==> v12: inputs <==
==> flow/design.v <==
module coeff_selector #(
    parameter TAP_WIDTH      = 32,
    parameter FF_TAP_COUNT   = 4,
    parameter FB_TAP_COUNT   = 3,
    parameter NUM_LP_FILTERS   = 20
)
(
    input  logic [8:0]           filter_index,   
    output logic [FF_TAP_COUNT*TAP_WIDTH-1:0]   B_flat,        
    output logic [FB_TAP_COUNT*TAP_WIDTH-1:0]   A_flat         
);
    logic signed [TAP_WIDTH-1:0] mem [0:NUM_LP_FILTERS*2*FF_TAP_COUNT-1];
    initial begin
        mem[0*8+0*4+0] = 2;
        mem[0*8+0*4+1] = 6;
        mem[0*8+0*4+2] = 6;
        mem[0*8+0*4+3] = 2;
        mem[0*8+1*4+0] = -22432;
        mem[0*8+1*4+1] = 20560;
        mem[0*8+1*4+2] = -6303;
        mem[0*8+1*4+3] = 0;
        mem[1*8+0*4+0] = 14;
        mem[1*8+0*4+1] = 43;
        mem[1*8+0*4+2] = 43;
        mem[1*8+0*4+3] = 14;
        mem[1*8+1*4+0] = -20298;
        mem[1*8+1*4+1] = 17066;
        mem[1*8+1*4+2] = -4845;
        mem[1*8+1*4+3] = 0;
        mem[2*8+0*4+0] = 43;
        mem[2*8+0*4+1] = 130;
        mem[2*8+0*4+2] = 130;
        mem[2*8+0*4+3] = 43;
        mem[2*8+1*4+0] = -18179;
        mem[2*8+1*4+1] = 14050;
        mem[2*8+1*4+2] = -3715;
        mem[2*8+1*4+3] = 0;
        mem[3*8+0*4+0] = 92;
        mem[3*8+0*4+1] = 278;
        mem[3*8+0*4+2] = 278;
        mem[3*8+0*4+3] = 92;
        mem[3*8+1*4+0] = -16080;
        mem[3*8+1*4+1] = 11468;
        mem[3*8+1*4+2] = -2837;
        mem[3*8+1*4+3] = 0;
        mem[4*8+0*4+0] = 164;
        mem[4*8+0*4+1] = 493;
        mem[4*8+0*4+2] = 493;
        mem[4*8+0*4+3] = 164;
        mem[4*8+1*4+0] = -14004;
        mem[4*8+1*4+1] = 9282;
        mem[4*8+1*4+2] = -2154;
        mem[4*8+1*4+3] = 0;
        mem[5*8+0*4+0] = 259;
        mem[5*8+0*4+1] = 778;
        mem[5*8+0*4+2] = 778;
        mem[5*8+0*4+3] = 259;
        mem[5*8+1*4+0] = -11952;
        mem[5*8+1*4+1] = 7457;
        mem[5*8+1*4+2] = -1620;
        mem[5*8+1*4+3] = 0;
        mem[6*8+0*4+0] = 378;
        mem[6*8+0*4+1] = 1136;
        mem[6*8+0*4+2] = 1136;
        mem[6*8+0*4+3] = 378;
        mem[6*8+1*4+0] = -9922;
        mem[6*8+1*4+1] = 5962;
        mem[6*8+1*4+2] = -1201;
        mem[6*8+1*4+3] = 0;
        mem[7*8+0*4+0] = 523;
        mem[7*8+0*4+1] = 1569;
        mem[7*8+0*4+2] = 1569;
        mem[7*8+0*4+3] = 523;
        mem[7*8+1*4+0] = -7911;
        mem[7*8+1*4+1] = 4773;
        mem[7*8+1*4+2] = -868;
        mem[7*8+1*4+3] = 0;
        mem[8*8+0*4+0] = 692;
        mem[8*8+0*4+1] = 2078;
        mem[8*8+0*4+2] = 2078;
        mem[8*8+0*4+3] = 692;
        mem[8*8+1*4+0] = -5918;
        mem[8*8+1*4+1] = 3868;
        mem[8*8+1*4+2] = -599;
        mem[8*8+1*4+3] = 0;
        mem[9*8+0*4+0] = 888;
        mem[9*8+0*4+1] = 2666;
        mem[9*8+0*4+2] = 2666;
        mem[9*8+0*4+3] = 888;
        mem[9*8+1*4+0] = -3937;
        mem[9*8+1*4+1] = 3232;
        mem[9*8+1*4+2] = -376;
        mem[9*8+1*4+3] = 0;
        mem[10*8+0*4+0] = 1112;
        mem[10*8+0*4+1] = 3337;
        mem[10*8+0*4+2] = 3337;
        mem[10*8+0*4+3] = 1112;
        mem[10*8+1*4+0] = -1966;
        mem[10*8+1*4+1] = 2855;
        mem[10*8+1*4+2] = -181;
        mem[10*8+1*4+3] = 0;
        mem[11*8+0*4+0] = 1365;
        mem[11*8+0*4+1] = 4095;
        mem[11*8+0*4+2] = 4095;
        mem[11*8+0*4+3] = 1365;
        mem[11*8+1*4+0] = -0;
        mem[11*8+1*4+1] = 2730;
        mem[11*8+1*4+2] = -0;
        mem[11*8+1*4+3] = 0;
        mem[12*8+0*4+0] = 1649;
        mem[12*8+0*4+1] = 4948;
        mem[12*8+0*4+2] = 4948;
        mem[12*8+0*4+3] = 1649;
        mem[12*8+1*4+0] = 1966;
        mem[12*8+1*4+1] = 2855;
        mem[12*8+1*4+2] = 181;
        mem[12*8+1*4+3] = 0;
        mem[13*8+0*4+0] = 1967;
        mem[13*8+0*4+1] = 5901;
        mem[13*8+0*4+2] = 5901;
        mem[13*8+0*4+3] = 1967;
        mem[13*8+1*4+0] = 3937;
        mem[13*8+1*4+1] = 3232;
        mem[13*8+1*4+2] = 376;
        mem[13*8+1*4+3] = 0;
        mem[14*8+0*4+0] = 2322;
        mem[14*8+0*4+1] = 6966;
        mem[14*8+0*4+2] = 6966;
        mem[14*8+0*4+3] = 2322;
        mem[14*8+1*4+0] = 5918;
        mem[14*8+1*4+1] = 3868;
        mem[14*8+1*4+2] = 599;
        mem[14*8+1*4+3] = 0;
        mem[15*8+0*4+0] = 2718;
        mem[15*8+0*4+1] = 8154;
        mem[15*8+0*4+2] = 8154;
        mem[15*8+0*4+3] = 2718;
        mem[15*8+1*4+0] = 7911;
        mem[15*8+1*4+1] = 4773;
        mem[15*8+1*4+2] = 868;
        mem[15*8+1*4+3] = 0;
        mem[16*8+0*4+0] = 3159;
        mem[16*8+0*4+1] = 9479;
        mem[16*8+0*4+2] = 9479;
        mem[16*8+0*4+3] = 3159;
        mem[16*8+1*4+0] = 9922;
        mem[16*8+1*4+1] = 5962;
        mem[16*8+1*4+2] = 1201;
        mem[16*8+1*4+3] = 0;
        mem[17*8+0*4+0] = 3652;
        mem[17*8+0*4+1] = 10958;
        mem[17*8+0*4+2] = 10958;
        mem[17*8+0*4+3] = 3652;
        mem[17*8+1*4+0] = 11952;
        mem[17*8+1*4+1] = 7457;
        mem[17*8+1*4+2] = 1620;
        mem[17*8+1*4+3] = 0;
        mem[18*8+0*4+0] = 4204;
        mem[18*8+0*4+1] = 12612;
        mem[18*8+0*4+2] = 12612;
        mem[18*8+0*4+3] = 4204;
        mem[18*8+1*4+0] = 14004;
        mem[18*8+1*4+1] = 9282;
        mem[18*8+1*4+2] = 2154;
        mem[18*8+1*4+3] = 0;
        mem[19*8+0*4+0] = 4822;
        mem[19*8+0*4+1] = 14467;
        mem[19*8+0*4+2] = 14467;
        mem[19*8+0*4+3] = 4822;
        mem[19*8+1*4+0] = 16080;
        mem[19*8+1*4+1] = 11468;
        mem[19*8+1*4+2] = 2837;
        mem[19*8+1*4+3] = 0;
    end
    always_comb begin
        B_flat = '0;
        A_flat = '0;
        if (filter_index < NUM_LP_FILTERS) begin
            B_flat[0*TAP_WIDTH +: TAP_WIDTH] = mem[filter_index*8+0*4+0];
            B_flat[1*TAP_WIDTH +: TAP_WIDTH] = mem[filter_index*8+0*4+1];
            B_flat[2*TAP_WIDTH +: TAP_WIDTH] = mem[filter_index*8+0*4+2];
            B_flat[3*TAP_WIDTH +: TAP_WIDTH] = mem[filter_index*8+0*4+3];
            A_flat[0*TAP_WIDTH +: TAP_WIDTH] = mem[filter_index*8+1*4+0];
            A_flat[1*TAP_WIDTH +: TAP_WIDTH] = mem[filter_index*8+1*4+1];
            A_flat[2*TAP_WIDTH +: TAP_WIDTH] = mem[filter_index*8+1*4+2];
        end
    end
endmodule
module iir_filter 
#(
    parameter DATA_IN_WIDTH  = 16,
    parameter DATA_OUT_WIDTH = 32,
    parameter TAP_WIDTH      = 16,
    parameter FF_TAP_COUNT   = 4,
    parameter FB_TAP_COUNT   = 3
)
(
    input  wire                               clk,
    input  wire                               reset_n,
    input  wire   signed [DATA_IN_WIDTH-1:0]  data_in,
    output wire    signed [DATA_OUT_WIDTH-1:0] data_out,
    input  wire   [FF_TAP_COUNT*TAP_WIDTH-1:0] B_flat,
    input  wire   [FB_TAP_COUNT*TAP_WIDTH-1:0] A_flat
);
    reg signed [DATA_IN_WIDTH-1:0] x_delay [0:FF_TAP_COUNT-2];
    reg signed [DATA_OUT_WIDTH-1:0] y_delay [0:FF_TAP_COUNT-2];
    wire signed [DATA_OUT_WIDTH-1:0] w_product_a [0:FB_TAP_COUNT-1];
    wire signed [DATA_OUT_WIDTH-1:0] w_product_b [0:FF_TAP_COUNT-1];
    integer i, j;
    wire signed [DATA_OUT_WIDTH-1:0] sum;
    reg signed [DATA_IN_WIDTH-1:0] r_x;
    reg signed [DATA_OUT_WIDTH-1:0] data_out_reg;
    wire signed [TAP_WIDTH-1:0] B [0:FF_TAP_COUNT-1] ;
    wire signed [TAP_WIDTH-1:0] A [0:FB_TAP_COUNT-1] ;
    generate
        genvar k;
        for (k = 0; k < FF_TAP_COUNT; k = k + 1) begin : b_unpack
            assign B[k] = B_flat[k*TAP_WIDTH +: TAP_WIDTH];
        end
        for (k = 0; k < FB_TAP_COUNT; k = k + 1) begin : a_unpack
            assign A[k] = A_flat[k*TAP_WIDTH +: TAP_WIDTH];
        end
    endgenerate
    always @(posedge clk or negedge reset_n) begin
        if (!reset_n) begin
            for (i = 0; i < FF_TAP_COUNT-1; i = i + 1)
                x_delay[i] <= 0;
            for (j = 0; j < FF_TAP_COUNT-1; j = j + 1)
                y_delay[j] <= 0;
            r_x <= 0;
            data_out_reg <= 0;
        end else begin
            r_x <= data_in;
            for (i = 1; i < FF_TAP_COUNT-1; i = i + 1)
                x_delay[i] <= x_delay[i-1];
            x_delay[0] <= r_x;
            for (j = 1; j < FF_TAP_COUNT-1; j = j + 1)
                y_delay[j] <= y_delay[j-1];
            y_delay[0] <= sum >>> TAP_WIDTH-3;
            data_out_reg <= sum >>> TAP_WIDTH-3;
        end
    end
    generate
		 genvar o;
		 for (o = 0; o < FB_TAP_COUNT; o = o + 1) begin : a_loop
		 assign w_product_a[o] = (-(A[o]) * y_delay[o]);
		 end
    endgenerate
    generate
		 genvar c;
		 for (c = 1; c < FF_TAP_COUNT; c = c + 1) begin : b_loop
		 assign w_product_b[c] = B[c] * x_delay[c-1];
		 end
    endgenerate
    assign w_product_b[0] = B[0] * r_x;
    wire signed [DATA_OUT_WIDTH-1:0] sum_a = w_product_a[0]+w_product_a[1]+w_product_a[2];
    wire signed [DATA_OUT_WIDTH-1:0] sum_b = w_product_b[0]+w_product_b[1]+w_product_b[2]+w_product_b[3];
    assign sum = sum_a + sum_b;
    assign data_out = data_out_reg;
endmodule
module iir_variable_filter
#(
    parameter DATA_IN_WIDTH  = 16,
    parameter DATA_OUT_WIDTH = 32,
    parameter TAP_WIDTH      = 16,
    parameter FF_TAP_COUNT   = 4,
    parameter FB_TAP_COUNT   = 3,
    parameter NUM_LP_FILTERS = 20
)
(
    input  wire                               clk,
    input  wire                               reset_n,
    input  wire        [8:0]                  filter_index,
    input  wire signed [DATA_IN_WIDTH-1:0]    data_in,
    output wire signed [DATA_OUT_WIDTH-1:0]   data_out
);
    wire [FF_TAP_COUNT*TAP_WIDTH-1:0] B_flat;
    wire [FB_TAP_COUNT*TAP_WIDTH-1:0] A_flat;
    coeff_selector #(
        .TAP_WIDTH(TAP_WIDTH),
        .FF_TAP_COUNT(FF_TAP_COUNT),
        .FB_TAP_COUNT(FB_TAP_COUNT),
        .NUM_LP_FILTERS(NUM_LP_FILTERS)
    ) coeff_sel (
        .filter_index(filter_index),
        .B_flat(B_flat),
        .A_flat(A_flat)
    );
    iir_filter #(
        .DATA_IN_WIDTH(DATA_IN_WIDTH),
        .DATA_OUT_WIDTH(DATA_OUT_WIDTH),
        .TAP_WIDTH(TAP_WIDTH),
        .FF_TAP_COUNT(FF_TAP_COUNT),
        .FB_TAP_COUNT(FB_TAP_COUNT)
    ) IIR (
        .clk(clk),
        .reset_n(reset_n),
        .data_in(data_in),
        .data_out(data_out),
        .B_flat(B_flat),
        .A_flat(A_flat)
    );
endmodule
==> flow/run.sh <==
#!/bin/bash
# the make line also repeats each setting of config.mk as NAME=value (left out here)
make -C /OpenROAD-flow-scripts/flow DESIGN_CONFIG=/design/flow/config.mk WORK_HOME=/design/flow/orfs CLKGATE_MAP_FILE= finish
==> flow/config.mk <==
export PLATFORM = sky130hd
export DESIGN_NAME = iir_variable_filter
export DESIGN_NICKNAME = iir_variable_filter
export VERILOG_FILES = /design/flow/design.v
export SDC_FILE = /design/flow/constraint.sdc
export NUM_CORES = 4
export LEC_CHECK = 0
export ABC_AREA = 1
export CAP_MARGIN = 5
export CORE_ASPECT_RATIO = 0.68
export CORE_MARGIN = 2
export CORE_UTILIZATION = 71
export CTS_CLUSTER_DIAMETER = 238
export HOLD_SLACK_MARGIN = -0.09
export SLEW_MARGIN = 20
==> flow/constraint.sdc <==
create_clock -name core_clock -period 8.3 [get_ports {clk}]
set_input_delay 1.6600 -clock core_clock [delete_from_list [all_inputs] [get_ports {clk}]]
set_output_delay 1.6600 -clock core_clock [all_outputs]
set_load 0.01 [all_outputs]
==> inputs of v32, as changes to v12 <==
==> flow/config.mk (replaced) <==
export PLATFORM = sky130hd
export DESIGN_NAME = iir_variable_filter
export DESIGN_NICKNAME = iir_variable_filter
export VERILOG_FILES = /design/flow/design.v
export SDC_FILE = /design/flow/constraint.sdc
export NUM_CORES = 4
export LEC_CHECK = 0
export CAP_MARGIN = 20
export CORE_MARGIN = 2
export CORE_UTILIZATION = 63
export CTS_CLUSTER_DIAMETER = 393
export CTS_CLUSTER_SIZE = 98
export SLEW_MARGIN = 20
==> flow/constraint.sdc (replaced) <==
create_clock -name core_clock -period 15.0 [get_ports {clk}]
set_input_delay 3.0000 -clock core_clock [delete_from_list [all_inputs] [get_ports {clk}]]
set_output_delay 3.0000 -clock core_clock [all_outputs]
set_load 0.01 [all_outputs]
==> inputs of v19, as changes to v12 <==
==> flow/config.mk (replaced) <==
export PLATFORM = sky130hd
export DESIGN_NAME = iir_variable_filter
export DESIGN_NICKNAME = iir_variable_filter
export VERILOG_FILES = /design/flow/design.v
export SDC_FILE = /design/flow/constraint.sdc
export NUM_CORES = 4
export LEC_CHECK = 0
export CAP_MARGIN = 20
export CORE_MARGIN = 2
export CORE_UTILIZATION = 40
export SLEW_MARGIN = 20
==> flow/constraint.sdc (replaced) <==
create_clock -name core_clock -period 15.0 [get_ports {clk}]
set_input_delay 3.0000 -clock core_clock [delete_from_list [all_inputs] [get_ports {clk}]]
set_output_delay 3.0000 -clock core_clock [all_outputs]
set_load 0.01 [all_outputs]
==> comparison <==
- Routed wire length: v12 > v19 > v32.
- Clock skew: v19 > v32 > v12.
- The highest clock-buffer cell count belongs to v19, the lowest to v32.
- Of v12 and v19, v12 has the higher via count (gap 21%, measured against v19).
- Final cell count, lowest first: v32, v19, v12.
- Against v19, the worst hold slack of v32 is better by 0.12 ns.
- v32 finished clean. v19 completed without violations. v12 completed and failed the layout checks on setup timing.
==> figures <==
Pin slew with the least headroom to its limit: v19 1.162 ns; v12 1.048 ns; v32 1.069 ns
M2 GR Usage: v19 0.4369; v12 0.7061; v32 0.6587
Post-DP HPWL: v19 211200 um; v12 254500 um; v32 199500 um
Combinational share of cell area: v19 0.7508; v12 0.7000; v32 0.7651
TNS Setup: v19 0 ns; v12 -60.87 ns; v32 0 ns
Fraction of area in registers: v19 0.03699; v12 0.03498; v32 0.03771
Global-route layer with the greatest usage: v19 met2; v12 met1; v32 met2
Synthesized instance count: v19 8032; v12 8616; v32 8032
Number of buffers inserted to repair setup after CTS: v19 0; v12 32; v32 0
Launch instance of the worst min-delay path: v19 IIR.y_delay[0][5]$_DFF_PN0_; v12 IIR.x_delay[1][0]$_DFF_PN0_; v32 IIR.y_delay[0][4]$_DFF_PN0_
Adder Share, Synth: v19 0.6356; v12 0.6396; v32 0.6356
Reg-to-Reg End: v19 IIR.y_delay[0][18]$_DFF_PN0_; v12 IIR.y_delay[0][15]$_DFF_PN0_; v32 IIR.y_delay[0][18]$_DFF_PN0_
Result of the run: v19 timing/DRC/antenna clean; v12 failed layout checks; v32 timing/DRC/antenna clean
Reasons for failing layout checks: v19 -; v12 setup timing; v32 -
Final area over synthesized area: v19 1.0977x; v12 1.1675x; v32 1.0765x
